===== design/flow/config.mk =====
export PLATFORM = sky130hd
export DESIGN_NAME = median_calc
export DESIGN_NICKNAME = median_calc
export VERILOG_FILES = /design/flow/design.v
export SDC_FILE = /design/flow/constraint.sdc
export NUM_CORES = 4
export LEC_CHECK = 0
export CAP_MARGIN = 40
export CELL_PAD_IN_SITES_GLOBAL_PLACEMENT = 1
export CORE_ASPECT_RATIO = 1.07
export CORE_MARGIN = 8
export CORE_UTILIZATION = 17
export GPL_ROUTABILITY_DRIVEN = 1
export GPL_TIMING_DRIVEN = 0
export MAX_ROUTING_LAYER = met4
export MIN_ROUTING_LAYER = met2
export PLACE_DENSITY_LB_ADDON = 0.08
export SETUP_SLACK_MARGIN = 0.06
export SLEW_MARGIN = 15

===== design/flow/constraint.sdc =====
create_clock -name core_clock -period 3.38 [get_ports {clk}]
set_input_delay 0.6760 -clock core_clock [delete_from_list [all_inputs] [get_ports {clk}]]
set_output_delay 0.6760 -clock core_clock [all_outputs]
set_load 0.01 [all_outputs]

===== design/flow/design.v =====
module sort_reg #(parameter DATA_WIDTH =8)(
    input logic clk,
    input logic rst,
    input logic clr,
    input logic GT_in,
    input logic [DATA_WIDTH-1:0] data_in,
    input logic [DATA_WIDTH-1:0] prev_data,
    input logic data_rdy,
    output logic [DATA_WIDTH-1:0] data_out,
    output logic GT
);
logic [DATA_WIDTH-1:0] data_out_d;
logic [DATA_WIDTH-1:0] data_out_q;
assign GT = (data_in >data_out_q);
assign data_out = data_out_q;
always_ff@(posedge clk or posedge rst)begin
    if(rst)begin
        data_out_q <= 'b0;
    end else if(clr) begin
        data_out_q <= 'b0;
    end else begin
        data_out_q <= data_out_d;
    end
end
always_comb begin
    if(data_rdy) begin
        if(GT && GT_in)begin
            data_out_d = prev_data;
        end else if(GT && !GT_in) begin
            data_out_d = data_in;
        end else begin
            data_out_d = data_out_q;
        end
    end else begin
        data_out_d = data_out_q;
    end
end
endmodule
module median_calc #(parameter POPSIZE = 100,DATA_WIDTH = 8)(
    input logic clk,
    input logic rst,
    input logic [DATA_WIDTH-1:0] data_in,
    input logic data_rdy,
    output [DATA_WIDTH-1:0] median,
    output data_vld
);
logic [DATA_WIDTH-1:0] data_out_array[POPSIZE:0];
logic GT_array[POPSIZE:0];
logic [$clog2(POPSIZE):0] counter_d;
logic [$clog2(POPSIZE):0] counter_q;
logic [DATA_WIDTH-1:0] median_d;
logic [DATA_WIDTH-1:0] median_q;
logic data_vld_q;
logic data_vld_d;
logic reg_rst;
logic [DATA_WIDTH-1:0] data_in_d;
logic [DATA_WIDTH-1:0] data_in_q;
logic data_rdy_d;
logic data_rdy_q;
logic reg_rst_d;
logic reg_rst_q;
assign reg_rst = reg_rst_q;
assign data_rdy_d = data_rdy;
assign data_in_d = data_in;
assign GT_array[POPSIZE] = 0;
assign data_vld = data_vld_q;
assign median = median_q;
genvar i;
generate
  for (i = 0; i < POPSIZE; i++) begin : instance_gen
    if (i == 0) begin
      sort_reg #(
        .DATA_WIDTH(DATA_WIDTH)
      ) instance_0 (
        .clk(clk),
        .rst(rst),
        .clr(reg_rst),
        .GT_in(1'b0),
        .data_in(data_in),
        .prev_data('b0),
        .data_out(data_out_array[0]),
        .GT(GT_array[0]),
        .data_rdy(data_rdy)
      );
    end else begin
      sort_reg #(
        .DATA_WIDTH(DATA_WIDTH)
      ) instance_i (
        .clk(clk),
        .rst(rst),
        .clr(reg_rst),
        .GT_in(GT_array[i-1]),  
        .data_in(data_in),
        .prev_data(data_out_array[i-1]),  
        .data_out(data_out_array[i]),
        .GT(GT_array[i]),
        .data_rdy(data_rdy)
      );
    end
  end
endgenerate
always_ff@(posedge clk or posedge rst)begin
    if(rst)begin
        counter_q <= 'b0;
        median_q <= 'b0;
        data_vld_q <= 'b0;
        data_in_q <= 'b0;
        data_rdy_q <='b0;
        reg_rst_q <= 'b0;
    end else begin
        data_in_q <=data_in_d;
        data_rdy_q <=data_rdy_d;
        counter_q <= counter_d;
        median_q <= median_d;
        data_vld_q <= data_vld_d;
        reg_rst_q <= reg_rst_d;
    end
end
always_comb begin
    reg_rst_d = 'b0;
        data_vld_d = 'b0;
        counter_d = counter_q;
        median_d = median_q;
        if (counter_q == POPSIZE) begin
            median_d = (POPSIZE % 2 == 0) ? data_out_array[POPSIZE/2 - 1] : data_out_array[POPSIZE/2];
            reg_rst_d = 'b1;
            data_vld_d = 'b1;
            counter_d = 'b0;
        end else if(counter_q == 0) begin
            reg_rst_d ='b0;
        end
        if (data_rdy) begin
            counter_d = counter_q + 1;
        end
    end
endmodule

===== design/flow/run.sh =====
#!/bin/bash
# the make line also repeats each setting of config.mk as NAME=value (left out here)
make -C /OpenROAD-flow-scripts/flow DESIGN_CONFIG=/design/flow/config.mk WORK_HOME=/design/flow/orfs CLKGATE_MAP_FILE= finish

==> metrics.yaml, run 1 <==
status: "complete, no violations"
holdWs_ns: 0.297
powerSeq_w: 0.00897
warning_count: 28
detail_route.wl_per_cell_um: 24.6
avgSynthCellArea_um2: 9.87
core.rowCount: 160
core-area_um2: 177000
ys_sh_simple_pct: 13.7
finalHoldViolations: 0
top_cells_by_area: "dfrtp_1 (34%), ha_1 (17%), mux2i_1 (6.6%)"
power_leader: "combinational logic"
max-cap-violations: 0
place_area_um2: 34400
fp.dieH_um: 453
fin_crit_ns: 3.17
grt_first_pass_wirelength_um: 199000
fin_nets: 3620
tightest_slew_ns: 0.849
peakVddDrop_v: 0.000453
ys_sh_xor_pct: 0.0578
overflow: 0
intPower_w: 0.0173
slowest_delay_ns: 0.37
yosys_area_um2: 30300
place_hpwl_um: 94400
synthTopLogicFamily: "AND-OR/OR-AND gates"
clock_skew_ns: 0.0216
grt_pass1_vias: 41512
drc_errors: 0
aoi_share_pct: 20.4
timing.final.crit_share_pct: 93.8
grt_max_degree: 38
largest_area_cell: "dfrtp_1"
area_growth_pct: 20.3
fin_area_um2: 36400
worstSetupStartpoint: "data_in[0]"
floorplan.nets: 3483
hp-class: "primary input to asynchronous set/reset pin"
drt_iter0_markers: 3462
pwr-share-seq_pct: 28.8
critical_path.max_fanout: 10
tritoncts: "yes"
dieArea_um2: 192000
synth_cells: 3070
numCtsBuffers: 61
first_pass_iters: 6
setup_viol: 0
fmax_mhz: 315
relSlewSlack_pct: 43.4
cp_top_family: "buffers and inverters"
fin_util_pct: 20.5
pwr-share-comb_pct: 49.8
via_count: 35245
cts-root-buf: "clkbuf_16"
io_pins: 20
port_buffers: 18
path_cells: "clkbuf_2 -> clkbuf_8 -> clkinvlp_4 -> buf_4 -> ha_1 -> nor2b_1 -> o211ai_1 -> a21oi_1 -> o21ba_2 -> clkbuf_1 -> buf_2 -> nand3_1 -> o221ai_1"
worst-path-stages: 13
fin_ws_ns: 0.209
synth.distinct_cells: 51
switching_share_pct: 44.6
synthFlopType: "dfrtp_1"
fill_cells: 19496
viasPerCell: 6.28
reg2reg_depth: 7
critPathBufInv: 6
yosysWarnings: 5
syn-cell-area_um2: 30300
ys_top_cells_by_count: "dfrtp_1 (417), ha_1 (402), inv_1 (380)"
holdBufCountCts: 0
clock_sinks: 417
power_w: 0.0312
crit_arrival_ns: 3.77
synth.most_common_cell: "dfrtp_1"
cts.clk_slew.worst_paths_ns: 0.06
clock_power_w: 0.00668
ys_seq_share_pct: 34.4
ys_sh_mux_pct: 6.91
postRouteAntennaNets: 0
critPathLaunchType: "primary input"
crit_path_end_kind: "flip-flop"
slowest_stage: "clkbuf_8"
clockBufferDepth: 3
routed_wl_um: 138000
yosysTopAreaCellShare_pct: 34.4
htreeDepth: 2
pre_cts_ws_ns: -1.17
switching_power_w: 0.0139
antenna_found_initial: 0
leakage_nw: 15.4
dieWidth_um: 424
pwr-share-clk_pct: 21.5
ys_ff: 417
cellPowerDensity_nw_per_um2: 855
async_reset_ff_share_pct: 100
maxSlewViolCount: 0
ys_cells: 3070
place_congestion: 0.813
track_usage_pct: 22.2
initial_utilization_pct: 17.1
p_comb_w: 0.0155
crit-reg2reg-launch: "data_vld_q$_DFF_PP0_"
fa_ha_area_share_pct: 16.6
r2r_setup_slack_ns: 0.30
edf_count: 0
worstSetupPathType: "primary input to flip-flop"
rsz0062_at_grt: "no"
worstPathRequired_ns: 3.98
clkLatencyLatePin_ns: 0.70
final cells by class:
class                           count  area, um^2  area share, %
Antenna cell                        6        15.0         0.0412
Buffer                            202        1010           2.77
Clock buffer                      100        1830           5.03
Clock inverter                     10         100          0.275
Inverter                          380        1430           3.93
Multi-Input combinational cell   2071       17500           48.0
Sequential cell                   417       10400           28.6
Tap cell                         2349        2940           8.06
Timing Repair Buffer               74        1170           3.22
per-layer routing:
layer,vias up,GRT usage [%],wire length [um]
met5,-,-,0
met1,12394,-,0
met4,0,2.25,6240
met3,523,30.5,61100
li1,11874,-,-
met2,10454,25.4,70900
through the flow:
step	TNS, ns	std cells
2_1_floorplan	-1217.45	3070
3_3_place_gp	-4634.70	5437
3_5_place_dp	-327.95	5487
4_1_cts	0	5599
5_1_grt	0	5603
6_report	0	5609
repair_timing:
action / 4_1_cts / 5_1_grt
buffers inserted: 2 / 0
setup endpoints to repair: 383 / 1
resized: 1 / 2
==> run 2, diff against run 1 <==
- CELL_PAD_IN_SITES_GLOBAL_PLACEMENT: 1 -> not set
- CORE_ASPECT_RATIO: 1.07 -> not set
- CORE_MARGIN: 8 -> 2
- CORE_UTILIZATION: 17 -> 44
- GPL_ROUTABILITY_DRIVEN: 1 -> not set
- SLEW_MARGIN: 15 -> 20
- clock period: 3.38 -> 2.43 ns (I/O delays scaled with it)
==> run 2 against run 1 <==
  * Total power up 43%
  * Non-clock buffer count up 23
  * Clock power up about 30%
  * Still clean on timing, DRC and antenna
  * Area after synthesis unchanged
  * Register-to-register slack worse by 0.23 ns
  * Sequential share of layout area up 0.24 points
  * Via count up 2.6%
  * Worst hold slack worse by 0.038 ns
  * Largest cell class unchanged
  * Critical path type unchanged
  * Setup slack worse by 0.15 ns
  * Critical path depth down 3
  * Routed wire length down 20%
==> metrics.yaml, run 2 <==
status: "complete, no violations"  # unchanged
timing.final.crit_share_pct: 97.7  # was 93.8%
crit_path_end_kind: "flip-flop"  # unchanged
r2r_setup_slack_ns: 0.07  # was 0.30 ns
cp_top_family: "buffers and inverters"  # unchanged
crit-reg2reg-launch: "data_vld_q$_DFF_PP0_"  # unchanged
edf_count: 0  # unchanged
power_leader: "combinational logic"  # unchanged
synth.distinct_cells: 51  # unchanged
overflow: 0  # unchanged
place_area_um2: 33900  # was 34400 um^2
fp.dieH_um: 266  # was 453 um
aoi_share_pct: 20.4  # unchanged
largest_area_cell: "dfrtp_1"  # unchanged
place_inst: 4026  # was 5487
fin_ws_ns: 0.0550  # was 0.209 ns
tritoncts: "yes"  # unchanged
ys_seq_share_pct: 34.4  # unchanged
io_pins: 20  # unchanged
fin_area_um2: 36100  # was 36400 um^2
initial_utilization_pct: 44.3  # was 17.1%
switching_share_pct: 43.3  # was 44.6%
critPathLaunchType: "primary input"  # unchanged
comb_area_um2: 18500  # was 17500 um^2
track_usage_pct: 48.3  # was 22.2%
cts-root-buf: "clkbuf_16"  # unchanged
critPathBufInv: 3  # was 6
routed_wl_um: 110000  # was 138000 um
dieWidth_um: 266  # was 424 um
rsz0062_at_grt: "yes"  # was no
synth_cells: 3070  # unchanged
top_cells_by_area: "dfrtp_1 (34%), ha_1 (17%), mux2i_1 (6.6%)"  # unchanged
maxSlewViolCount: 0  # unchanged
place_hpwl_um: 75900  # was 94400 um
first_pass_iters: 10  # was 6
instances_no_fill: 4152  # was 5609
ys_sh_mux_pct: 6.91  # unchanged
max-cap-violations: 0  # unchanged
worstSetupStartpoint: "data_in[1]"  # was data_in[0]
switching_power_w: 0.0193  # was 0.0139 W
cts.clk_slew.worst_paths_ns: 0.06  # about the same
seq_area_um2: 10400  # unchanged
slowest_delay_ns: 0.42  # was 0.37 ns
drc_errors: 0  # unchanged
intPower_w: 0.0253  # was 0.0173 W
antenna_found_initial: 0  # unchanged
warning_count: 29  # was 28
grt_max_degree: 35  # was 38
ys_sh_xor_pct: 0.0578  # unchanged
yosysTopAreaCellShare_pct: 34.4  # unchanged
postRouteAntennaNets: 0  # unchanged
pwr-share-comb_pct: 52.0  # was 49.8%
cellPowerDensity_nw_per_um2: 1230  # was 855 nW/um^2
drt_iter0_markers: 6858  # was 3462
synth.most_common_cell: "dfrtp_1"  # unchanged
powerSeq_w: 0.0127  # was 0.00897 W
viasPerCell: 8.71  # was 6.28
hp-class: "primary input to asynchronous set/reset pin"  # unchanged
critical_path.max_fanout: 28  # was 10
critPathMostFrequentCell: "buf_6"
tightest_slew_ns: 0.916  # was 0.849 ns
synthFlopType: "dfrtp_1"  # unchanged
finalHoldViolations: 0  # unchanged
floorplan.nets: 3483  # unchanged
htreeDepth: 2  # unchanged
core-area_um2: 68300  # was 177000 um^2
pwr-share-clk_pct: 19.5  # was 21.5%
port_buffers: 18  # unchanged
ys_cells: 3070  # unchanged
dieArea_um2: 71000  # was 192000 um^2
worstPathRequired_ns: 2.95  # was 3.98 ns
leakage_nw: 15.7  # was 15.4 nW
ys_ff: 417  # unchanged
clock_power_w: 0.00868  # was 0.00668 W
fill_cells: 6125  # was 19496
fin_util_pct: 52.9  # was 20.5%
clkLatencyLatePin_ns: 0.66  # was 0.70 ns
pre_cts_ws_ns: -1.09  # was -1.17 ns
tns_ns: 0  # unchanged
detail_route.wl_per_cell_um: 26.5  # was 24.6 um
fmax_mhz: 421
relSlewSlack_pct: 38.9  # was 43.4%
peakVddDrop_v: 0.000585  # was 0.000453 V
ys_top_cells_by_count: "dfrtp_1 (417), ha_1 (402), inv_1 (380)"  # unchanged
yosys_area_um2: 30300  # unchanged
slowest_stage: "mux2i_1"  # was clkbuf_8
syn-cell-area_um2: 30300  # unchanged
place_congestion: 0.963  # was 0.813
crit_arrival_ns: 2.89  # was 3.77 ns
fin_crit_ns: 2.37
async_reset_ff_share_pct: 100  # unchanged
clock_skew_ns: 0.0412  # was 0.0216 ns
p_comb_w: 0.0232  # was 0.0155 W
grt_pass1_vias: 40184  # was 41512
reg2reg_depth: 7  # unchanged
yosysWarnings: 5  # unchanged
fa_ha_area_share_pct: 16.6  # unchanged
clockBufferDepth: 3  # unchanged
ys_sh_simple_pct: 13.7  # unchanged
grt_first_pass_wirelength_um: 166000  # was 199000 um
worstSetupPathType: "primary input to flip-flop"  # unchanged
clock_sinks: 417  # unchanged
worst-path-stages: 10  # was 13
via_count: 36163  # was 35245
synthTopLogicFamily: "AND-OR/OR-AND gates"  # unchanged
pwr-share-seq_pct: 28.5  # was 28.8%
fin_nets: 3635  # was 3620
numCtsBuffers: 53  # was 61
setup_viol: 0  # unchanged
path_cells: "buf_6 -> buf_16 -> ha_1 -> nor2b_1 -> o211ai_1 -> a21oi_1 -> o32a_1 -> buf_6 -> mux2i_1 -> o2bb2ai_1"  # was clkbuf_2 -> clkbuf_8 -> clkinvlp_4 -> buf_4 -> ha_1 -> nor2b_1 -> o211ai_1 -> a21oi_1 -> o21ba_2 -> clkbuf_1 -> buf_2 -> nand3_1 -> o221ai_1
avgSynthCellArea_um2: 9.87  # unchanged
core.rowCount: 96  # was 160
area_growth_pct: 19.3  # was 20.3%
==> run 2: stage by stage <==
| stage | hold slack [ns] | power, W |
|---|---|---|
| 2_1_floorplan | 0.442 | 0.0289 |
| 3_3_place_gp | 0.460 | 0.0335 |
| 3_5_place_dp | 0.464 | 0.0346 |
| 4_1_cts | 0.231 | 0.0432 |
| 5_1_grt | 0.288 | 0.0474 |
| 6_report | 0.259 | 0.0446 |
==> run 2: final cells by class <==
cell class / count / area share (%)
Multi-Input combinational cell: 2071 / 51.2
Buffer: 202 / 3.93
Sequential cell: 417 / 28.9
Inverter: 380 / 3.98
Antenna cell: 4 / 0.0277
Tap cell: 882 / 3.05
Clock inverter: 20 / 0.703
Timing Repair Buffer: 97 / 3.83
Clock buffer: 79 / 4.39
==> run 2: what timing repair did <==
item,in CTS,in global routing
gates cloned,0,1
setup endpoints to repair,400,367
setup buffers,3,15
gates resized,19,47
pin swaps,0,5
hold buffers,0,0
==> run 2: routing by layer <==
metal / vias up / wire, um / GRT usage (%)
li1: 11916 / - / -
met1: 12478 / 0 / -
met2: 10399 / 51800 / 55.0
met3: 1370 / 45000 / 60.5
met4: 0 / 13300 / 13.5
met5: - / 0 / -
==> run 3, diff against run 2 <==
- CAP_MARGIN: 40 -> 15
- CORE_UTILIZATION: 44 -> 72
- CTS_CLUSTER_DIAMETER: not set -> 355
- CTS_CLUSTER_SIZE: not set -> 21
- GPL_TIMING_DRIVEN: 0 -> not set
- MAX_ROUTING_LAYER: met4 -> not set
- MIN_ROUTING_LAYER: met2 -> not set
- PLACE_DENSITY: not set -> 0.6
- PLACE_DENSITY_LB_ADDON: 0.08 -> not set
- SETUP_SLACK_MARGIN: 0.06 -> -0.19
- clock period: 2.43 -> 1.91 ns (I/O delays scaled with it)
==> run 3 against run 2 <==
  * Sequential power up 25%
  * Routed wire length down 8.4%
  * Critical path depth down 1
  * Worst hold slack better by 0.015 ns
  * The layout now fails its checks (negative setup slack)
  * Clock skew down 0.024 ns
  * Utilization up 37 points
  * Combinational power up 59%
  * Highest routed layer unchanged
==> metrics.yaml, run 3 <==
status: "complete, but fails checks"  # was complete, no violations
violatedChecks: "negative setup slack"
tns_ns: -63.27  # was 0 ns
crit_path_end_kind: "flip-flop"  # unchanged
avgSynthCellArea_um2: 9.87  # unchanged
pwr-share-clk_pct: 9.1  # was 19.5%
cts-root-buf: "clkbuf_16"  # unchanged
first_pass_iters: 9  # was 10
peakVddDrop_v: 0.00108  # was 0.000585 V
leakage_nw: 16.4  # was 15.7 nW
ys_seq_share_pct: 34.4  # unchanged
dieArea_um2: 43700  # was 71000 um^2
setup_viol: 368  # was 0
drc_errors: 0  # unchanged
top_cells_by_area: "dfrtp_1 (34%), ha_1 (17%), mux2i_1 (6.6%)"  # unchanged
yosys_area_um2: 30300  # unchanged
worstSetupPathType: "flip-flop to flip-flop"  # was primary input to flip-flop
ys_sh_xor_pct: 0.0578  # unchanged
port_buffers: 19  # was 18
synth.most_common_cell: "dfrtp_1"  # unchanged
crit-reg2reg-launch: "instance_gen[6].genblk1.instance_i.data_out_q[6]$_DFFE_PP0P_"  # was data_vld_q$_DFF_PP0_
intPower_w: 0.0323  # was 0.0253 W
yosysTopAreaCellShare_pct: 34.4  # unchanged
cp_top_family: "AND-OR/OR-AND gates"  # was buffers and inverters
ys_cells: 3070  # unchanged
tritoncts: "yes"  # unchanged
ys_top_cells_by_count: "dfrtp_1 (417), ha_1 (402), inv_1 (380)"  # unchanged
numCtsBuffers: 23  # was 53
ys_sh_mux_pct: 6.91  # unchanged
pwr-share-comb_pct: 63.6  # was 52.0%
slowest_stage: "o32a_1"  # was mux2i_1
via_count: 28936  # was 36163
seq_area_um2: 10400  # about the same
fill_cells: 1694  # was 6125
rsz0062_at_grt: "yes"  # unchanged
area_growth_pct: 24.5  # was 19.3%
finalHoldViolations: 0  # unchanged
min_delay_path_depth: 3
initial_utilization_pct: 72.5  # was 44.3%
grt_first_pass_wirelength_um: 139000  # was 166000 um
r2r_setup_slack_ns: -0.48  # was 0.07 ns
place_congestion: 0.913  # was 0.963
aoi_share_pct: 20.4  # unchanged
fin_ws_ns: -0.479  # was 0.0550 ns
overflow: 0  # unchanged
switching_share_pct: 44.5  # was 43.3%
hp-class: "primary input to flip-flop"  # was primary input to asynchronous set/reset pin
dieWidth_um: 209  # was 266 um
holdBufCountCts: 0  # unchanged
relSlewSlack_pct: 35.8  # was 38.9%
grt_pass1_vias: 27772  # was 40184
maxSlewViolCount: 0  # unchanged
fp.dieH_um: 209  # was 266 um
htreeDepth: 1  # was 2
reg2reg_to: "instance_gen[7].genblk1.instance_i.data_out_q[1]$_DFFE_PP0P_"
cellPowerDensity_nw_per_um2: 1540  # was 1230 nW/um^2
grt_max_degree: 64  # was 35
min-delay-start: "data_in[6]"
core.rowCount: 75  # was 96
power_leader: "combinational logic"  # unchanged
fin_nets: 3785  # was 3635
reg2reg_depth: 9  # was 7
synthTopLogicFamily: "AND-OR/OR-AND gates"  # unchanged
viasPerCell: 7.40  # was 8.71
setup.worst_path.end: "instance_gen[7].genblk1.instance_i.data_out_q[1]$_DFFE_PP0P_"
power_w: 0.0581  # was 0.0446 W
switching_power_w: 0.0258  # was 0.0193 W
path_cells: "inv_1 -> ha_1 -> a21oi_1 -> a21boi_0 -> o32a_1 -> buf_12 -> buf_8 -> mux2i_4 -> o2bb2ai_2"  # was buf_6 -> buf_16 -> ha_1 -> nor2b_1 -> o211ai_1 -> a21oi_1 -> o32a_1 -> buf_6 -> mux2i_1 -> o2bb2ai_1
max-cap-violations: 0  # unchanged
p_comb_w: 0.0370  # was 0.0232 W
fmax_mhz: 419
async_reset_ff_share_pct: 100  # unchanged
slowest_delay_ns: 0.40  # was 0.42 ns
yosysWarnings: 5  # unchanged
syn-cell-area_um2: 30300  # unchanged
warning_count: 32  # was 29
detail_route.wl_per_cell_um: 25.8  # was 26.5 um
antenna_found_initial: 0  # unchanged
drt_iter0_markers: 3246  # was 6858
edf_count: 0  # unchanged
crit_arrival_ns: 2.88  # was 2.89 ns
synth.distinct_cells: 51  # unchanged
io_pins: 20  # unchanged
pwr-share-seq_pct: 27.3  # was 28.5%
cts.clk_slew.worst_paths_ns: 0.10  # was 0.06 ns
clock_power_w: 0.00531  # was 0.00868 W
antenna_cells: 0  # was 4
worstPathRequired_ns: 2.40  # was 2.95 ns
fin_util_pct: 90.3  # was 52.9%
place_inst: 3821  # was 4026
instances_no_fill: 3912  # was 4152
place_hpwl_um: 59900  # was 75900 um
clkLatencyLatePin_ns: 0.58  # was 0.66 ns
critPathBufInv: 3  # unchanged
ys_sh_simple_pct: 13.7  # unchanged
worst-path-stages: 9  # was 10
clock_sinks: 417  # unchanged
critical_path.max_fanout: 6  # was 28
pre_cts_ws_ns: -0.670  # was -1.09 ns
floorplan.nets: 3483  # unchanged
postRouteAntennaNets: 0  # unchanged
routed_wl_um: 101000  # was 110000 um
clockBufferDepth: 3  # unchanged
powerSeq_w: 0.0159  # was 0.0127 W
clock_skew_ns: 0.0170  # was 0.0412 ns
fa_ha_area_share_pct: 16.6  # unchanged
track_usage_pct: 38.3  # was 48.3%
synthFlopType: "dfrtp_1"  # unchanged
core-area_um2: 41800  # was 68300 um^2
timing.final.crit_share_pct: 125  # was 97.7%
ys_ff: 417  # unchanged
critPathLaunchType: "flip-flop"  # was primary input
fin_crit_ns: 2.39
worstSetupStartpoint: "instance_gen[6].genblk1.instance_i.data_out_q[6]$_DFFE_PP0P_"  # was data_in[1]
largest_area_cell: "dfrtp_1"  # unchanged
tightest_slew_ns: 0.963  # was 0.916 ns
synth_cells: 3070  # unchanged
comb_area_um2: 20000  # was 18500 um^2
==> run 3: metal layers <==
metal  share of wire (%)  track usage (%)  wire length [um]  vias to the layer above
li1                    -                -                 -                    12300
met5                   0                0                 0                        -
met3                 9.3             4.69              9330                      695
met2                  47             66.3             47500                     1983
met4                 6.6             14.1              6620                        0
met1                  37             49.6             37300                    13958
==> run 3: area by class of cell <==
cell class	instances	share of cell area [%]
clock buffers	24	1.54
clock inverters	2	0.0365
inverters	380	3.80
multi-input cells	2078	53.0
flip-flops and latches	417	27.7
well taps	539	1.79
repair buffers	472	12.2
==> run 3: metrics by stage <==
step                cell area, um^2  hold slack (ns)
global placement              35000            0.471
global route                  37700            0.281
detailed placement            35000            0.490
finish                        37700            0.274
CTS                           35600            0.258
floorplan                     31700            0.442
==> run 3: timing repair <==
| item | CTS | global route |
|---|---|---|
| setup buffers | 1 | 65 |
| endpoints found under the setup margin | 12 | 283 |
| pin swaps | 2 | 88 |
| gates cloned | 0 | 12 |
| gates resized | 6 | 275 |
==> run 4, diff against run 3 <==
- CAP_MARGIN: 15 -> 20
- CORE_UTILIZATION: 72 -> 68
- CTS_CLUSTER_DIAMETER: 355 -> 26
- CTS_CLUSTER_SIZE: 21 -> 36
- PLACE_DENSITY: 0.6 -> not set
- SETUP_SLACK_MARGIN: -0.19 -> -0.2
- clock period: 1.91 -> 1.94 ns (I/O delays scaled with it)
==> run 4 against run 3 <==
  * Highest routed layer is now met5
  * The layout still fails its checks (negative setup slack)
  * Largest cell class unchanged
  * Total power increased by 27%
  * Clock power rose to 4.0 times the previous value
  * Synthesized cell count unchanged
  * Area after synthesis is the same
  * Critical path depth is the same
  * Routed wire length rose by 16%
==> metrics.yaml, run 4 <==
yosys_area_um2: 30300  # unchanged
viasPerCell: 7.46  # was 7.40
clock_skew_ns: 0.0389  # was 0.0170 ns
ys_cells: 3070  # unchanged
fin_ws_ns: -1.04  # was -0.479 ns
clkLatencyLatePin_ns: 0.72  # was 0.58 ns
synth.distinct_cells: 51  # unchanged
tightest_slew_ns: 1.07  # was 0.963 ns
initial_utilization_pct: 68.7  # was 72.5%
critPathBufInv: 2  # was 3
aoi_share_pct: 20.4  # unchanged
setup_viol: 395  # was 368
avgSynthCellArea_um2: 9.87  # unchanged
slowest_stage: "o2bb2ai_1"  # was o32a_1
fill_cells: 1541  # was 1694
tritoncts: "yes"  # unchanged
track_usage_pct: 41.2  # was 38.3%
io_pins: 20  # unchanged
maxSlewViolCount: 0  # unchanged
crit_arrival_ns: 3.48  # was 2.88 ns
synthTopLogicFamily: "AND-OR/OR-AND gates"  # unchanged
worstSetupPathType: "flip-flop to flip-flop"  # unchanged
power_w: 0.0736  # was 0.0581 W
power_leader: "combinational logic"  # unchanged
core.rowCount: 77  # was 75
reg2reg_to: "instance_gen[7].genblk1.instance_i.data_out_q[6]$_DFFE_PP0P_"  # was instance_gen[7].genblk1.instance_i.data_out_q[1]$_DFFE_PP0P_
detail_route.wl_per_cell_um: 28.7  # was 25.8 um
worst-path-stages: 9  # unchanged
critPathLaunchType: "flip-flop"  # unchanged
powerSeq_w: 0.0160  # was 0.0159 W
synthFlopType: "dfrtp_1"  # unchanged
yosysWarnings: 5  # unchanged
busiest_layer: "met2"  # unchanged
edf_count: 0  # unchanged
drt_iter0_markers: 3916  # was 3246
timing.final.crit_share_pct: 154  # was 125%
peakVddDrop_v: 0.00139  # was 0.00108 V
grt_max_degree: 64  # unchanged
clock_sinks: 417  # unchanged
grt_pass1_vias: 30113  # was 27772
yosysTopAreaCellShare_pct: 34.4  # unchanged
synth_cells: 3070  # unchanged
clockBufferDepth: 3  # unchanged
largest_area_cell: "dfrtp_1"  # unchanged
syn-cell-area_um2: 30300  # unchanged
setup.worst_path.end: "instance_gen[7].genblk1.instance_i.data_out_q[6]$_DFFE_PP0P_"  # was instance_gen[7].genblk1.instance_i.data_out_q[1]$_DFFE_PP0P_
pwr-share-seq_pct: 21.8  # was 27.3%
place_congestion: 0.928  # was 0.913
fin_nets: 3807  # was 3785
ys_sh_mux_pct: 6.91  # unchanged
holdWs_ns: 0.170  # was 0.274 ns
critical_path.max_fanout: 5  # was 6
cts.clk_slew.worst_paths_ns: 0.05  # was 0.10 ns
ys_ff: 417  # unchanged
crit_path_end_kind: "flip-flop"  # unchanged
routed_wl_um: 117000  # was 101000 um
core-area_um2: 44100  # was 41800 um^2
hp-class: "primary input to asynchronous set/reset pin"  # was primary input to flip-flop
ys_top_cells_by_count: "dfrtp_1 (417), ha_1 (402), inv_1 (380)"  # unchanged
htreeDepth: 3  # was 1
cp_top_family: "AND-OR/OR-AND gates"  # unchanged
grt_first_pass_wirelength_um: 155000  # was 139000 um
finalHoldViolations: 0  # unchanged
cts-root-buf: "clkbuf_16"  # unchanged
first_pass_iters: 8  # was 9
numCtsBuffers: 119  # was 23
fin_area_um2: 40700  # was 37700 um^2
violatedChecks: "negative setup slack"  # unchanged
clock_power_w: 0.0210  # was 0.00531 W
top_cells_by_area: "dfrtp_1 (34%), ha_1 (17%), mux2i_1 (6.6%)"  # unchanged
use_met1_pct: 50.2  # was 49.6%
worstSetupStartpoint: "instance_gen[6].genblk1.instance_i.data_out_q[1]$_DFFE_PP0P_"  # was instance_gen[6].genblk1.instance_i.data_out_q[6]$_DFFE_PP0P_
place_area_um2: 34600  # was 35000 um^2
fp.dieH_um: 215  # was 209 um
switching_power_w: 0.0303  # was 0.0258 W
switching_share_pct: 41.1  # was 44.5%
postRouteAntennaNets: 0  # unchanged
met3_usage_pct: 7.73  # was 4.69%
p_comb_w: 0.0366  # was 0.0370 W
drc_errors: 0  # unchanged
max-cap-violations: 0  # unchanged
grt_util_met2_pct: 69.9  # was 66.3%
ys_seq_share_pct: 34.4  # unchanged
pwr-share-clk_pct: 28.5  # was 9.1%
rsz0062_at_grt: "yes"  # unchanged
fmax_mhz: 336  # was 419 MHz
status: "complete, but fails checks"  # unchanged
crit-reg2reg-launch: "instance_gen[6].genblk1.instance_i.data_out_q[1]$_DFFE_PP0P_"  # was instance_gen[6].genblk1.instance_i.data_out_q[6]$_DFFE_PP0P_
r2r_setup_slack_ns: -1.04  # was -0.48 ns
antenna_found_initial: 4  # was 0
reg2reg_depth: 9  # unchanged
area_growth_pct: 34.5  # was 24.5%
async_reset_ff_share_pct: 100  # unchanged
dieArea_um2: 46300  # was 43700 um^2
cellPowerDensity_nw_per_um2: 1810  # was 1540 nW/um^2
pwr-share-comb_pct: 49.7  # was 63.6%
leakage_nw: 17.8  # was 16.4 nW
worstPathRequired_ns: 2.44  # was 2.40 ns
via_count: 30515  # was 28936
floorplan.nets: 3483  # unchanged
fin_crit_ns: 2.98  # was 2.39 ns
overflow: 0  # unchanged
synth.most_common_cell: "dfrtp_1"  # unchanged
dieWidth_um: 215  # was 209 um
place_hpwl_um: 59000  # was 59900 um
path_cells: "inv_2 -> ha_4 -> nor2b_4 -> o211ai_1 -> a21oi_1 -> o32a_4 -> buf_12 -> mux2i_1 -> o2bb2ai_1"  # was inv_1 -> ha_1 -> a21oi_1 -> a21boi_0 -> o32a_1 -> buf_12 -> buf_8 -> mux2i_4 -> o2bb2ai_2
fin_util_pct: 92.3  # was 90.3%
warning_count: 32  # unchanged
port_buffers: 19  # unchanged
fa_ha_area_share_pct: 16.6  # unchanged
ys_sh_xor_pct: 0.0578  # unchanged
ys_sh_simple_pct: 13.7  # unchanged
slowest_delay_ns: 0.83  # was 0.40 ns
relSlewSlack_pct: 28.9  # was 35.8%
intPower_w: 0.0433  # was 0.0323 W
## run 4: final cells by class
cell class | count | area, um^2 | area share, %
Antenna cell | 1 | 2.50 | 0.00614
Tap cell | 592 | 741 | 1.82
Multi-Input combinational cell | 2071 | 19800 | 48.6
Clock inverter | 64 | 795 | 1.95
Timing Repair Buffer | 405 | 4050 | 9.93
Inverter | 380 | 1430 | 3.52
Sequential cell | 417 | 10400 | 25.6
Clock buffer | 161 | 3470 | 8.52
## run 4: metrics by stage
step | cells | worst slack (ns) | setup TNS [ns]
after CTS | 4045 | -0.237 | -32.62
after global placement | 3820 | -0.521 | -172.55
final | 4091 | -1.04 | -85.23
after floorplan | 3070 | -4.07 | -2297.57
after global routing | 4090 | -1.37 | -114.91
after detailed placement | 3820 | -0.633 | -196.79
## run 4: routing by layer
metal  routed length (um)  share of wire, %
met5                   60             0.051
met4                 9820               8.4
met3                13300                11
met2                53900                46
met1                40200                34
## run 4: what timing repair did
action	CTS	global route
hold endpoints to repair	0	0
pin swaps	4	101
hold buffers	0	0
setup buffers	0	62
endpoints found under the setup margin	18	217
gates cloned	0	3
resized	12	256
==> run 5, diff against run 4 <==
- CELL_PAD_IN_SITES_DETAIL_PLACEMENT: not set -> 1
- CELL_PAD_IN_SITES_GLOBAL_PLACEMENT: not set -> 2
- CORE_ASPECT_RATIO: not set -> 1.31
- CORE_UTILIZATION: 68 -> 65
- CTS_CLUSTER_DIAMETER: 26 -> 75
- CTS_CLUSTER_SIZE: 36 -> not set
- GPL_ROUTABILITY_DRIVEN: not set -> 0
- HOLD_SLACK_MARGIN: not set -> 0.12
- MAX_ROUTING_LAYER: not set -> met4
- PLACE_DENSITY_LB_ADDON: not set -> 0.22
- SETUP_SLACK_MARGIN: -0.2 -> 0.17
- SLEW_MARGIN: 20 -> 5
- clock period: 1.94 -> 2.1 ns (I/O delays scaled with it)
==> run 5 against run 4 <==
  * The flow now stops in global placement without I/O
  * Synthesized cell count stayed put
  * Die area is 4.6% higher
  * Area after synthesis stayed put
==> metrics.yaml, run 5 <==
synthFlopType: "dfrtp_1"  # unchanged
firstError: "[ERROR FLW-0024] Place density exceeds 1.0 (current PLACE_DENSITY_LB_ADDON =  0.22). Please check if the value of  PLACE_DENSITY_LB_ADDON is between 0 and 0.99."
async_reset_ff_share_pct: 100  # unchanged
synth.most_common_cell: "dfrtp_1"  # unchanged
synthTopLogicFamily: "AND-OR/OR-AND gates"  # unchanged
core.rowCount: 90  # was 77
edf_count: 0  # unchanged
ys_sh_xor_pct: 0.0578  # unchanged
status: "did not finish"  # was complete, but fails checks
ys_cells: 3070  # unchanged
fp.dieH_um: 251  # was 215 um
synth.distinct_cells: 51  # unchanged
yosysWarnings: 5  # unchanged
core-area_um2: 46100  # was 44100 um^2
ys_ff: 417  # unchanged
dieWidth_um: 193  # was 215 um
lastStage: "global placement without I/O"
yosysTopAreaCellShare_pct: 34.4  # unchanged
ys_sh_simple_pct: 13.7  # unchanged
ys_sh_mux_pct: 6.91  # unchanged
avgSynthCellArea_um2: 9.87  # unchanged
yosys_area_um2: 30300  # unchanged
top_cells_by_area: "dfrtp_1 (34%), ha_1 (17%), mux2i_1 (6.6%)"  # unchanged
dieArea_um2: 48400  # was 46300 um^2
synth_cells: 3070  # unchanged
largest_area_cell: "dfrtp_1"  # unchanged
ys_seq_share_pct: 34.4  # unchanged
syn-cell-area_um2: 30300  # unchanged
aoi_share_pct: 20.4  # unchanged
floorplan.nets: 3483  # unchanged
ys_top_cells_by_count: "dfrtp_1 (417), ha_1 (402), inv_1 (380)"  # unchanged
fa_ha_area_share_pct: 16.6  # unchanged
initial_utilization_pct: 65.8  # was 68.7%
==> run 6, diff against run 5 <==
- CELL_PAD_IN_SITES_DETAIL_PLACEMENT: 1 -> not set
- CELL_PAD_IN_SITES_GLOBAL_PLACEMENT: 2 -> not set
- CORE_ASPECT_RATIO: 1.31 -> not set
- CORE_UTILIZATION: 65 -> 71
- CTS_CLUSTER_DIAMETER: 75 -> 139
- CTS_CLUSTER_SIZE: not set -> 24
- GPL_ROUTABILITY_DRIVEN: 0 -> not set
- HOLD_SLACK_MARGIN: 0.12 -> not set
- PLACE_DENSITY: not set -> 0.6
- PLACE_DENSITY_LB_ADDON: 0.22 -> not set
- SETUP_SLACK_MARGIN: 0.17 -> not set
- SLEW_MARGIN: 5 -> 20
- clock period: 2.1 -> 3.29 ns (I/O delays scaled with it)
==> run 6 against run 5 <==
  * The run now finishes clean
  * Synthesized cell count stayed put
  * Area after synthesis is the same
  * Die area down 8.3%
==> metrics.yaml, run 6 <==
syn-cell-area_um2: 30300  # unchanged
synth.distinct_cells: 51  # unchanged
fmax_mhz: 347
critPathLaunchType: "flip-flop"
fill_cells: 2999
critPathBufInv: 1
antenna_found_initial: 0
fin_ws_ns: 0.409
post_cts_buffers: 0
io_pins: 20
fa_ha_area_share_pct: 16.6  # unchanged
relSlewSlack_pct: 39.3
grt_first_pass_wirelength_um: 126000
ctsResizeCount: 0
place_congestion: 0.884
setup_viol: 0
htreeDepth: 1
synth.most_common_cell: "dfrtp_1"  # unchanged
grt_pass1_vias: 24617
ys_ff: 417  # unchanged
clock_sinks: 417
warning_count: 36
synth_cells: 3070  # unchanged
synthFlopType: "dfrtp_1"  # unchanged
switching_share_pct: 44.0
fp.dieH_um: 211  # was 251 um
drc_errors: 0
avgSynthCellArea_um2: 9.87  # unchanged
fin_nets: 3405
worstSetupPathType: "flip-flop to output pin"
max-cap-violations: 0
ys_sh_xor_pct: 0.0578  # unchanged
core.rowCount: 75  # was 90
ys_cells: 3070  # unchanged
aoi_share_pct: 20.4  # unchanged
worstSetupStartpoint: "data_vld_q$_DFF_PP0_"
port_buffers: 19
first_pass_iters: 6
place_hpwl_um: 51100
dieArea_um2: 44300  # was 48400 um^2
ys_seq_share_pct: 34.4  # unchanged
detail_route.wl_per_cell_um: 21.3
setup.worst_path.end: "data_vld"
maxSlewViolCount: 0
pre_cts_ws_ns: 0.228
ys_sh_mux_pct: 6.91  # unchanged
ys_top_cells_by_count: "dfrtp_1 (417), ha_1 (402), inv_1 (380)"  # unchanged
synthTopLogicFamily: "AND-OR/OR-AND gates"  # unchanged
pwr-share-clk_pct: 10.9
clock_power_w: 0.00287
clockBufferDepth: 3
critical_path.max_fanout: 31
dieWidth_um: 211  # was 193 um
tritoncts: "yes"
timing.final.crit_share_pct: 87.6
intPower_w: 0.0147
crit_path_end_kind: "output pin"
postRouteAntennaNets: 0
clkLatencyLatePin_ns: 0.57
edf_count: 0  # unchanged
hp-class: "primary input to flip-flop"
core-area_um2: 42000  # was 46100 um^2
numCtsBuffers: 21
fin_crit_ns: 2.88
clock_skew_ns: 0.0400
power_leader: "combinational logic"
grt_max_degree: 127
pwr-share-comb_pct: 54.7
cellPowerDensity_nw_per_um2: 828
p_comb_w: 0.0144
drt_iter0_markers: 2140
leakage_nw: 14.1
tightest_slew_ns: 0.910
slowest_stage: "dfrtp_4"
viasPerCell: 6.93
rsz0062_at_grt: "no"
slowest_delay_ns: 0.96
floorplan.nets: 3483  # unchanged
cp_top_family: "flip-flops"
peakVddDrop_v: 0.000507
yosysTopAreaCellShare_pct: 34.4  # unchanged
path_cells: "clkdlybuf4s50_1"
async_reset_ff_share_pct: 100  # unchanged
overflow: 0
pwr-share-seq_pct: 34.4
worst-path-stages: 1
ys_sh_simple_pct: 13.7  # unchanged
min-delay-start: "data_in[5]"
via_count: 24461
routed_wl_um: 75400
largest_area_cell: "dfrtp_1"  # unchanged
yosys_area_um2: 30300  # unchanged
yosysWarnings: 5  # unchanged
cts-root-buf: "clkbuf_16"
finalHoldViolations: 0
r2r_setup_slack_ns: 0.85
switching_power_w: 0.0116
reg2reg_depth: 7
holdBufCountCts: 0
worstPathRequired_ns: 2.63
min_delay_path_depth: 3
crit_arrival_ns: 2.22
status: "complete, no violations"  # was did not finish
track_usage_pct: 35.2
antenna_cells: 0
holdWs_ns: 0.457
powerSeq_w: 0.00904
top_cells_by_area: "dfrtp_1 (34%), ha_1 (17%), mux2i_1 (6.6%)"  # unchanged
area_growth_pct: 4.81
initial_utilization_pct: 72.1  # was 65.8%
cts.clk_slew.worst_paths_ns: 0.10
-- run 6: final cells by class --
class                   instances  area (um^2)  area share (%)
clock buffers                  22          529            1.67
clock inverters                 1         16.3          0.0512
inverters                     380         1430            4.52
multi-input cells            2071        17500            55.2
flip-flops and latches        417        10400            32.9
well taps                     539          674            2.12
repair buffers                101         1140            3.60
-- run 6: routing by layer --
layer | global-route usage (%) | wire length (um)
met1 | 47.5 | 33700
met2 | 58.0 | 36400
met3 | 3.10 | 3660
met4 | 8.18 | 1560
met5 | - | 0
-- run 6: per-stage QoR --
stage | util (%) | TNS (ns) | total power, W | cell area (um^2) | std cells
finish | 75.5 | 0 | 0.0263 | 31800 | 3531
global route | 75.5 | 0 | 0.0284 | 31800 | 3531
CTS | 75.5 | 0 | 0.0262 | 31800 | 3531
detailed placement | 74.2 | 0 | 0.0233 | 31200 | 3508
global placement | 74.2 | 0 | 0.0224 | 31200 | 3508
floorplan | - | -1247.47 | 0.0200 | 30400 | 3070
==> run 7, diff against run 6 <==
- ABC_AREA: not set -> 0
- CELL_PAD_IN_SITES_DETAIL_PLACEMENT: not set -> 0
- CELL_PAD_IN_SITES_GLOBAL_PLACEMENT: not set -> 2
- CORE_ASPECT_RATIO: not set -> 0.8
- CORE_MARGIN: 2 -> 7
- CORE_UTILIZATION: 71 -> 20
- CTS_CLUSTER_DIAMETER: 139 -> 210
- CTS_CLUSTER_SIZE: 24 -> not set
- GPL_ROUTABILITY_DRIVEN: not set -> 1
- GPL_TIMING_DRIVEN: not set -> 1
- HOLD_SLACK_MARGIN: not set -> 0.05
- MAX_ROUTING_LAYER: met4 -> met5
- MIN_ROUTING_LAYER: not set -> met2
- PLACE_DENSITY: 0.6 -> not set
- PLACE_DENSITY_LB_ADDON: not set -> 0.14
- TNS_END_PERCENT: not set -> 85
- clock period: 3.29 -> 4.53 ns (I/O delays scaled with it)
==> run 7 against run 6 <==
  * Sequential share of layout area fell by 3.0 points
  * Highest routed layer is now met5
  * Area after synthesis unchanged
  * Largest power group unchanged
  * Clock skew grew 0.019 ns
  * Still clean on timing, DRC and antenna
  * Sequential power decreased by 26%
==> metrics.yaml, run 7 <==
fill_cells: 16061  # was 2999
aoi_share_pct: 20.4  # unchanged
grt_max_degree: 101  # was 127
crit_path_end_kind: "output pin"  # unchanged
worstSetupPathType: "flip-flop to output pin"  # unchanged
place_congestion: 0.790  # was 0.884
switching_share_pct: 43.9  # was 44.0%
cts.clk_slew.worst_paths_ns: 0.06  # was 0.10 ns
postRouteAntennaNets: 0  # unchanged
synth.most_common_cell: "dfrtp_1"  # unchanged
ys_sh_mux_pct: 6.91  # unchanged
largest_area_cell: "dfrtp_1"  # unchanged
slowest_delay_ns: 0.82  # was 0.96 ns
core-area_um2: 150000  # was 42000 um^2
clock_skew_ns: 0.0588  # was 0.0400 ns
setup_viol: 0  # unchanged
powerSeq_w: 0.00673  # was 0.00904 W
syn-cell-area_um2: 30300  # unchanged
post_cts_buffers: 0  # unchanged
pwr-share-seq_pct: 29.8  # was 34.4%
clockBufferDepth: 3  # unchanged
ys_sh_xor_pct: 0.0578  # unchanged
core.rowCount: 127  # was 75
intPower_w: 0.0126  # was 0.0147 W
timing.final.crit_share_pct: 67.9  # was 87.6%
setup.worst_path.end: "data_vld"  # unchanged
ctsResizeCount: 0  # unchanged
max-cap-violations: 0  # unchanged
maxSlewViolCount: 0  # unchanged
fin_crit_ns: 3.07
first_pass_iters: 8  # was 6
ys_seq_share_pct: 34.4  # unchanged
edf_count: 0  # unchanged
worstSetupStartpoint: "data_vld_q$_DFF_PP0_"  # unchanged
dieWidth_um: 449  # was 211 um
min-delay-start: "counter_q[6]$_DFFE_PP0P_"  # was data_in[5]
cts-root-buf: "clkbuf_16"  # unchanged
overflow: 0  # unchanged
avgSynthCellArea_um2: 9.87  # unchanged
peakVddDrop_v: 0.000317  # was 0.000507 V
slowest_stage: "dfrtp_4"  # unchanged
p_comb_w: 0.0109  # was 0.0144 W
clock_power_w: 0.00492  # was 0.00287 W
track_usage_pct: 18.6  # was 35.2%
numCtsBuffers: 59  # was 21
initial_utilization_pct: 20.2  # was 72.1%
fa_ha_area_share_pct: 16.6  # unchanged
synthFlopType: "dfrtp_1"  # unchanged
worstPathRequired_ns: 3.62  # was 2.63 ns
via_count: 34032  # was 24461
fin_nets: 3442  # was 3405
drc_errors: 0  # unchanged
antenna_found_initial: 1  # was 0
port_buffers: 19  # unchanged
critPathLaunchType: "flip-flop"  # unchanged
fin_ws_ns: 1.46  # was 0.409 ns
cellPowerDensity_nw_per_um2: 645  # was 828 nW/um^2
tightest_slew_ns: 1.06  # was 0.910 ns
synthTopLogicFamily: "AND-OR/OR-AND gates"  # unchanged
holdWs_ns: 0.492  # was 0.457 ns
pwr-share-clk_pct: 21.8  # was 10.9%
clkLatencyLatePin_ns: 0.69  # was 0.57 ns
detail_route.wl_per_cell_um: 20.5  # was 21.3 um
viasPerCell: 6.70  # was 6.93
reg2reg_depth: 8  # was 7
routed_wl_um: 104000  # was 75400 um
switching_power_w: 0.00988  # was 0.0116 W
htreeDepth: 2  # was 1
fmax_mhz: 325
hp-class: "flip-flop to flip-flop"  # was primary input to flip-flop
top_cells_by_area: "dfrtp_1 (34%), ha_1 (17%), mux2i_1 (6.6%)"  # unchanged
critical_path.max_fanout: 25  # was 31
path_cells: "clkdlybuf4s50_1"  # unchanged
leakage_nw: 14.8  # was 14.1 nW
power_w: 0.0225  # was 0.0263 W
finalHoldViolations: 0  # unchanged
relSlewSlack_pct: 29.3  # was 39.3%
yosys_area_um2: 30300  # unchanged
ys_ff: 417  # unchanged
ys_top_cells_by_count: "dfrtp_1 (417), ha_1 (402), inv_1 (380)"  # unchanged
io_pins: 20  # unchanged
crit_arrival_ns: 2.17  # was 2.22 ns
fp.dieH_um: 362  # was 211 um
dieArea_um2: 163000  # was 44300 um^2
async_reset_ff_share_pct: 100  # unchanged
clock_sinks: 417  # unchanged
comb_area_um2: 17500  # about the same
tritoncts: "yes"  # unchanged
ys_cells: 3070  # unchanged
pwr-share-comb_pct: 48.3  # was 54.7%
grt_pass1_vias: 39441  # was 24617
power_leader: "combinational logic"  # unchanged
r2r_setup_slack_ns: 1.71  # was 0.85 ns
status: "complete, no violations"  # unchanged
worst-path-stages: 1  # unchanged
rsz0062_at_grt: "no"  # unchanged
grt_first_pass_wirelength_um: 160000  # was 126000 um
yosysWarnings: 5  # unchanged
worstHoldEndpoint: "counter_q[6]$_DFFE_PP0P_"
place_hpwl_um: 68000  # was 51100 um
floorplan.nets: 3483  # unchanged
synth_cells: 3070  # unchanged
critPathBufInv: 1  # unchanged
warning_count: 31  # was 36
area_growth_pct: 15.3  # was 4.81%
yosysTopAreaCellShare_pct: 34.4  # unchanged
seq_area_um2: 10400  # unchanged
pre_cts_ws_ns: 0.961  # was 0.228 ns
ys_sh_simple_pct: 13.7  # unchanged
cp_top_family: "flip-flops"  # unchanged
drt_iter0_markers: 3508  # was 2140
min_delay_path_depth: 1  # was 3
holdBufCountCts: 0  # unchanged
synth.distinct_cells: 51  # unchanged
==> run 7: stage by stage <==
stage | util [%] | cell area (um^2) | cells | setup TNS [ns]
3_5_place_dp | 21.9 | 32900 | 4966 | 0
4_1_cts | 23.2 | 34900 | 5075 | 0
3_3_place_gp | 21.9 | 32900 | 4966 | 0
5_1_grt | 23.2 | 34900 | 5076 | 0
6_report | 23.3 | 34900 | 5077 | 0
2_1_floorplan | - | 30300 | 3070 | -833.81
==> run 7: metal layers <==
layer	up-vias	wire length (um)	track usage, %
li1	11512	-	-
met1	12068	0	-
met2	9869	50000	20.1
met3	565	49300	28.9
met4	18	4320	2.68
met5	-	409	3.45
==> run 7: cell type report <==
type | instances | share of cell area, %
Clock inverter | 20 | 0.609
Inverter | 380 | 4.10
Tap cell | 1999 | 7.16
Sequential cell | 417 | 29.9
Multi-Input combinational cell | 2071 | 50.0
Clock buffer | 89 | 5.10
Timing Repair Buffer | 100 | 3.09
Antenna cell | 1 | 0.00717
==> run 8, diff against run 7 <==
- ABC_AREA: 0 -> not set
- CAP_MARGIN: 20 -> 0
- CELL_PAD_IN_SITES_DETAIL_PLACEMENT: 0 -> 1
- CELL_PAD_IN_SITES_GLOBAL_PLACEMENT: 2 -> not set
- CORE_ASPECT_RATIO: 0.8 -> not set
- CORE_UTILIZATION: 20 -> 16
- CTS_CLUSTER_DIAMETER: 210 -> 95
- CTS_CLUSTER_SIZE: not set -> 31
- GPL_ROUTABILITY_DRIVEN: 1 -> 0
- GPL_TIMING_DRIVEN: 1 -> not set
- HOLD_SLACK_MARGIN: 0.05 -> not set
- MAX_ROUTING_LAYER: met5 -> met4
- MIN_ROUTING_LAYER: met2 -> not set
- PLACE_DENSITY_LB_ADDON: 0.14 -> 0.28
- SETUP_SLACK_MARGIN: not set -> -0.04
- TNS_END_PERCENT: 85 -> 95
- clock period: 4.53 -> 3.69 ns (I/O delays scaled with it)
==> run 8 against run 7 <==
  * Sequential cell count stayed put
  * Critical path type is now primary input to flip-flop
  * Count of clock-buffer cells in the layout is 57 lower
  * Combinational power is about 20% higher
  * Area after synthesis stayed put
  * Critical path depth is 8 higher
  * Die area is 24% higher
  * Sequential power is 21% higher
  * Cell count is 9.3% higher
  * Utilization is 4.6 points lower
  * Via count is 28% lower
  * Clock skew is 0.025 ns lower
==> metrics.yaml, run 8 <==
worst-path-stages: 9  # was 1
use_met1_pct: 11.9  # was 0%
synth_cells: 3070  # unchanged
largest_area_cell: "dfrtp_1"  # unchanged
core-area_um2: 188000  # was 150000 um^2
area_growth_pct: 15.5  # was 15.3%
via_count: 24337  # was 34032
viasPerCell: 4.38  # was 6.70
fmax_mhz: 370
aoi_share_pct: 20.4  # unchanged
status: "complete, no violations"  # unchanged
clkLatencyLatePin_ns: 0.66  # was 0.69 ns
critical_path.max_fanout: 26  # was 25
cts-root-buf: "clkbuf_16"  # unchanged
maxSlewViolCount: 0  # unchanged
dieWidth_um: 449  # unchanged
yosysTopAreaCellShare_pct: 34.4  # unchanged
critPathLaunchType: "primary input"  # was flip-flop
grt_max_degree: 128  # was 101
clock_skew_ns: 0.0341  # was 0.0588 ns
tightest_slew_ns: 0.727  # was 1.06 ns
tritoncts: "yes"  # unchanged
detail_route.wl_per_cell_um: 16.9  # was 20.5 um
rsz0062_at_grt: "no"  # unchanged
worstSetupPathType: "primary input to flip-flop"  # was flip-flop to output pin
cp_top_family: "AND-OR/OR-AND gates"  # was flip-flops
track_usage_pct: 9.24  # was 18.6%
routed_wl_um: 93800  # was 104000 um
warning_count: 30  # was 31
synth.most_common_cell: "dfrtp_1"  # unchanged
ys_sh_simple_pct: 13.7  # unchanged
pwr-share-seq_pct: 32.3  # was 29.8%
max-cap-violations: 0  # unchanged
antenna_cells: 0  # was 1
cts.clk_slew.worst_paths_ns: 0.10  # was 0.06 ns
pwr-share-comb_pct: 52.0  # was 48.3%
fill_cells: 21711  # was 16061
edf_count: 0  # unchanged
finalHoldViolations: 0  # unchanged
pwr-share-clk_pct: 15.7  # was 21.8%
reg2reg_depth: 8  # unchanged
grt_first_pass_wirelength_um: 152000  # was 160000 um
overflow: 0  # unchanged
syn-cell-area_um2: 30300  # unchanged
p_comb_w: 0.0131  # was 0.0109 W
clockBufferDepth: 3  # unchanged
powerSeq_w: 0.00814  # was 0.00673 W
dieArea_um2: 202000  # was 163000 um^2
core.rowCount: 159  # was 127
floorplan.nets: 3483  # unchanged
top_cells_by_area: "dfrtp_1 (34%), ha_1 (17%), mux2i_1 (6.6%)"  # unchanged
synthFlopType: "dfrtp_1"  # unchanged
ys_sh_mux_pct: 6.91  # unchanged
slowest_stage: "o32a_1"  # was dfrtp_4
slowest_delay_ns: 0.58  # was 0.82 ns
holdWs_ns: 0.432  # was 0.492 ns
fin_nets: 3446  # was 3442
post_cts_buffers: 0  # unchanged
r2r_setup_slack_ns: 1.31  # was 1.71 ns
place_area_um2: 33900  # was 32900 um^2
cellPowerDensity_nw_per_um2: 720  # was 645 nW/um^2
clock_power_w: 0.00395  # was 0.00492 W
initial_utilization_pct: 16.1  # was 20.2%
holdBufCountCts: 0  # unchanged
met3_usage_pct: 0.834  # was 28.9%
switching_share_pct: 44.4  # was 43.9%
postRouteAntennaNets: 0  # unchanged
port_buffers: 19  # unchanged
timing.final.crit_share_pct: 73.3  # was 67.9%
ys_sh_xor_pct: 0.0578  # unchanged
numCtsBuffers: 31  # was 59
path_cells: "buf_4 -> buf_4 -> ha_1 -> nor2b_1 -> o211ai_1 -> a21oi_1 -> o32a_1 -> nand2_1 -> o2bb2ai_1"  # was clkdlybuf4s50_1
busiest_layer: "met2"  # was met3
power_w: 0.0252  # was 0.0225 W
critPathBufInv: 2  # was 1
synthTopLogicFamily: "AND-OR/OR-AND gates"  # unchanged
leakage_nw: 14.5  # was 14.8 nW
ys_cells: 3070  # unchanged
intPower_w: 0.0140  # was 0.0126 W
ctsResizeCount: 0  # unchanged
ys_top_cells_by_count: "dfrtp_1 (417), ha_1 (402), inv_1 (380)"  # unchanged
avgSynthCellArea_um2: 9.87  # unchanged
async_reset_ff_share_pct: 100  # unchanged
fp.dieH_um: 449  # was 362 um
worstPathRequired_ns: 4.27  # was 3.62 ns
io_pins: 20  # unchanged
clock_sinks: 417  # unchanged
first_pass_iters: 5  # was 8
ys_ff: 417  # unchanged
fa_ha_area_share_pct: 16.6  # unchanged
grt_pass1_vias: 26552  # was 39441
yosysWarnings: 5  # unchanged
switching_power_w: 0.0112  # was 0.00988 W
drc_errors: 0  # unchanged
crit_path_end_kind: "flip-flop"  # was output pin
relSlewSlack_pct: 51.5  # was 29.3%
fin_area_um2: 35000  # was 34900 um^2
worstSetupStartpoint: "data_in[1]"  # was data_vld_q$_DFF_PP0_
synth.distinct_cells: 51  # unchanged
power_leader: "combinational logic"  # unchanged
critPathMostFrequentCell: "buf_4"
ys_seq_share_pct: 34.4  # unchanged
peakVddDrop_v: 0.000341  # was 0.000317 V
fin_crit_ns: 2.70
setup_viol: 0  # unchanged
place_hpwl_um: 63200  # was 68000 um
yosys_area_um2: 30300  # unchanged
htreeDepth: 1  # was 2
hp-class: "primary input to asynchronous set/reset pin"  # was flip-flop to flip-flop
crit_arrival_ns: 3.29  # was 2.17 ns
antenna_found_initial: 0  # was 1
grt_util_met2_pct: 15.7  # was 20.1%
drt_iter0_markers: 1210  # was 3508
## run 8: area by class of cell
cell class	count	area, um^2	area share [%]
multi-input cells	2071	17500	49.9
flip-flops and latches	417	10400	29.8
well taps	2495	3120	8.92
inverters	380	1430	4.09
repair buffers	132	1420	4.05
clock buffers	32	790	2.26
clock inverters	24	333	0.951
## run 8: per-stage QoR
| step | worst slack (ns) | TNS, ns | utilization, % | instances |
|---|---|---|---|---|
| 2_1_floorplan | -2.67 | -1114.03 | - | 3070 |
| 3_3_place_gp | 0.291 | 0 | 18.0 | 5495 |
| 3_5_place_dp | 0.331 | 0 | 18.0 | 5495 |
| 4_1_cts | 1.01 | 0 | 18.6 | 5551 |
| 5_1_grt | 0.843 | 0 | 18.6 | 5551 |
| 6_report | 0.985 | 0 | 18.6 | 5551 |
## run 8: metal layers
layer  vias up  share of wire [%]
li1      11600                  -
met1     12387                 48
met4         0                2.5
met3       120                2.0
met5         -                  0
met2       230                 48
==> run 9, diff against run 8 <==
- CAP_MARGIN: 0 -> 20
- CELL_PAD_IN_SITES_DETAIL_PLACEMENT: 1 -> not set
- CORE_MARGIN: 7 -> 2
- CORE_UTILIZATION: 16 -> 70
- CTS_CLUSTER_DIAMETER: 95 -> 232
- CTS_CLUSTER_SIZE: 31 -> 30
- GPL_ROUTABILITY_DRIVEN: 0 -> not set
- HOLD_SLACK_MARGIN: not set -> -0.09
- MAX_ROUTING_LAYER: met4 -> not set
- PLACE_DENSITY: not set -> 0.6
- PLACE_DENSITY_LB_ADDON: 0.28 -> not set
- SETUP_SLACK_MARGIN: -0.04 -> -0.14
- TNS_END_PERCENT: 95 -> not set
- clock period: 3.69 -> 1.83 ns (I/O delays scaled with it)
==> run 9 against run 8 <==
  * The flow now stops in global routing
  * Synthesized cell count unchanged
  * Area after synthesis unchanged
  * Die area decreased by 78%
==> metrics.yaml, run 9 <==
status: "did not finish"  # was complete, no violations
lastStage: "global routing"
holdBufCountCts: 0  # unchanged
synth.most_common_cell: "dfrtp_1"  # unchanged
ys_sh_simple_pct: 13.7  # unchanged
pre_cts_ws_ns: -0.662  # was 0.331 ns
numCtsBuffers: 17  # was 31
syn-cell-area_um2: 30300  # unchanged
fa_ha_area_share_pct: 16.6  # unchanged
aoi_share_pct: 20.4  # unchanged
ys_top_cells_by_count: "dfrtp_1 (417), ha_1 (402), inv_1 (380)"  # unchanged
dieWidth_um: 212  # was 449 um
async_reset_ff_share_pct: 100  # unchanged
synthTopLogicFamily: "AND-OR/OR-AND gates"  # unchanged
core-area_um2: 42900  # was 188000 um^2
yosys_area_um2: 30300  # unchanged
clock_sinks: 417  # unchanged
dieArea_um2: 45000  # was 202000 um^2
clockBufferDepth: 3  # unchanged
ys_ff: 417  # unchanged
ys_sh_mux_pct: 6.91  # unchanged
top_cells_by_area: "dfrtp_1 (34%), ha_1 (17%), mux2i_1 (6.6%)"  # unchanged
fp.dieH_um: 212  # was 449 um
yosysWarnings: 5  # unchanged
io_pins: 20  # unchanged
ys_sh_xor_pct: 0.0578  # unchanged
core.rowCount: 76  # was 159
place_hpwl_um: 62600  # was 63200 um
edf_count: 0  # unchanged
htreeDepth: 1  # unchanged
place_congestion: 0.897
initial_utilization_pct: 70.6  # was 16.1%
ys_cells: 3070  # unchanged
synth_cells: 3070  # unchanged
floorplan.nets: 3483  # unchanged
avgSynthCellArea_um2: 9.87  # unchanged
cts-root-buf: "clkbuf_16"  # unchanged
yosysTopAreaCellShare_pct: 34.4  # unchanged
synthFlopType: "dfrtp_1"  # unchanged
ys_seq_share_pct: 34.4  # unchanged
largest_area_cell: "dfrtp_1"  # unchanged
port_buffers: 19  # unchanged
synth.distinct_cells: 51  # unchanged
==> run 9: what timing repair did <==
item,in CTS
buffers inserted,41
pin swaps,57
gates cloned,6
gates resized,216
endpoints found under the setup margin,268
==> run 9: per-stage QoR <==
step / util (%) / setup TNS, ns / cell area, um^2 / instances / power, W
2_1_floorplan: - / -2369.47 / 31700 / 3070 / 0.0383
3_3_place_gp: 84.3 / -195.09 / 36100 / 4017 / 0.0478
3_5_place_dp: 84.3 / -218.15 / 36100 / 4017 / 0.0499
4_1_cts: 89.0 / -57.55 / 38200 / 4076 / 0.0579
==> run 10, diff against run 9 <==
- CORE_UTILIZATION: 70 -> 72
- CTS_CLUSTER_DIAMETER: 232 -> not set
- CTS_CLUSTER_SIZE: 30 -> 36
- HOLD_SLACK_MARGIN: -0.09 -> not set
- PLACE_DENSITY: 0.6 -> not set
- PLACE_DENSITY_LB_ADDON: not set -> 0.19
- SETUP_SLACK_MARGIN: -0.14 -> 0.64
- clock period: 1.83 -> 2.59 ns (I/O delays scaled with it)
==> run 10 against run 9 <==
  * The flow again stops in global routing
  * Area after synthesis unchanged
  * Die area down 2.7%
  * Synthesized cell count unchanged
==> metrics.yaml, run 10 <==
status: "did not finish"  # unchanged
lastStage: "global routing"  # unchanged
firstError: "[ERROR GRT-0232] Routing congestion too high. Check the congestion heatmap in the GUI."
track_usage_pct: 83.7
dieWidth_um: 209  # was 212 um
place_area_um2: 33300  # was 36100 um^2
synthFlopType: "dfrtp_1"  # unchanged
clockBufferDepth: 3  # unchanged
aoi_share_pct: 20.4  # unchanged
ys_sh_mux_pct: 6.91  # unchanged
numCtsBuffers: 49  # was 17
synth.most_common_cell: "dfrtp_1"  # unchanged
core-area_um2: 41800  # was 42900 um^2
io_pins: 20  # unchanged
dieArea_um2: 43700  # was 45000 um^2
floorplan.nets: 3483  # unchanged
place_congestion: 0.914  # was 0.897
overflow: 300
ys_seq_share_pct: 34.4  # unchanged
synth_cells: 3070  # unchanged
top_cells_by_area: "dfrtp_1 (34%), ha_1 (17%), mux2i_1 (6.6%)"  # unchanged
holdBufCountCts: 0  # unchanged
fa_ha_area_share_pct: 16.6  # unchanged
yosysWarnings: 5  # unchanged
largest_area_cell: "dfrtp_1"  # unchanged
port_buffers: 19  # unchanged
place_hpwl_um: 55500  # was 62600 um
ys_cells: 3070  # unchanged
ys_ff: 417  # unchanged
ys_sh_xor_pct: 0.0578  # unchanged
synthTopLogicFamily: "AND-OR/OR-AND gates"  # unchanged
ys_sh_simple_pct: 13.7  # unchanged
core.rowCount: 75  # was 76
ys_top_cells_by_count: "dfrtp_1 (417), ha_1 (402), inv_1 (380)"  # unchanged
place_inst: 3632  # was 4017
avgSynthCellArea_um2: 9.87  # unchanged
clock_sinks: 417  # unchanged
cts-root-buf: "clkbuf_16"  # unchanged
yosys_area_um2: 30300  # unchanged
initial_utilization_pct: 72.5  # was 70.6%
yosysTopAreaCellShare_pct: 34.4  # unchanged
fp.dieH_um: 209  # was 212 um
htreeDepth: 2  # was 1
syn-cell-area_um2: 30300  # unchanged
pre_cts_ws_ns: -0.107  # was -0.662 ns
async_reset_ff_share_pct: 100  # unchanged
synth.distinct_cells: 51  # unchanged
edf_count: 0  # unchanged
## run 10: metrics by stage
step	hold WS (ns)	setup TNS, ns
after floorplan	0.442	-1872.73
after global placement	0.471	-0.301
after detailed placement	0.480	-10.0
after CTS	0.332	0
## run 10: per-layer routing
metal | GRT overflow | GRT usage (%)
met1 | 5 | 84.4
met2 | 163 | 97.1
met3 | 13 | 70.4
met5 | 2 | 32.8
met4 | 117 | 86.1
## run 10: what timing repair did
item	4_1_cts
resized	301
pin swaps	90
buffers inserted	84
gates cloned	14
endpoints found under the hold margin	0
endpoints found under the setup margin	384
Power figures rest on the tool's default switching activity, not on a simulated workload.
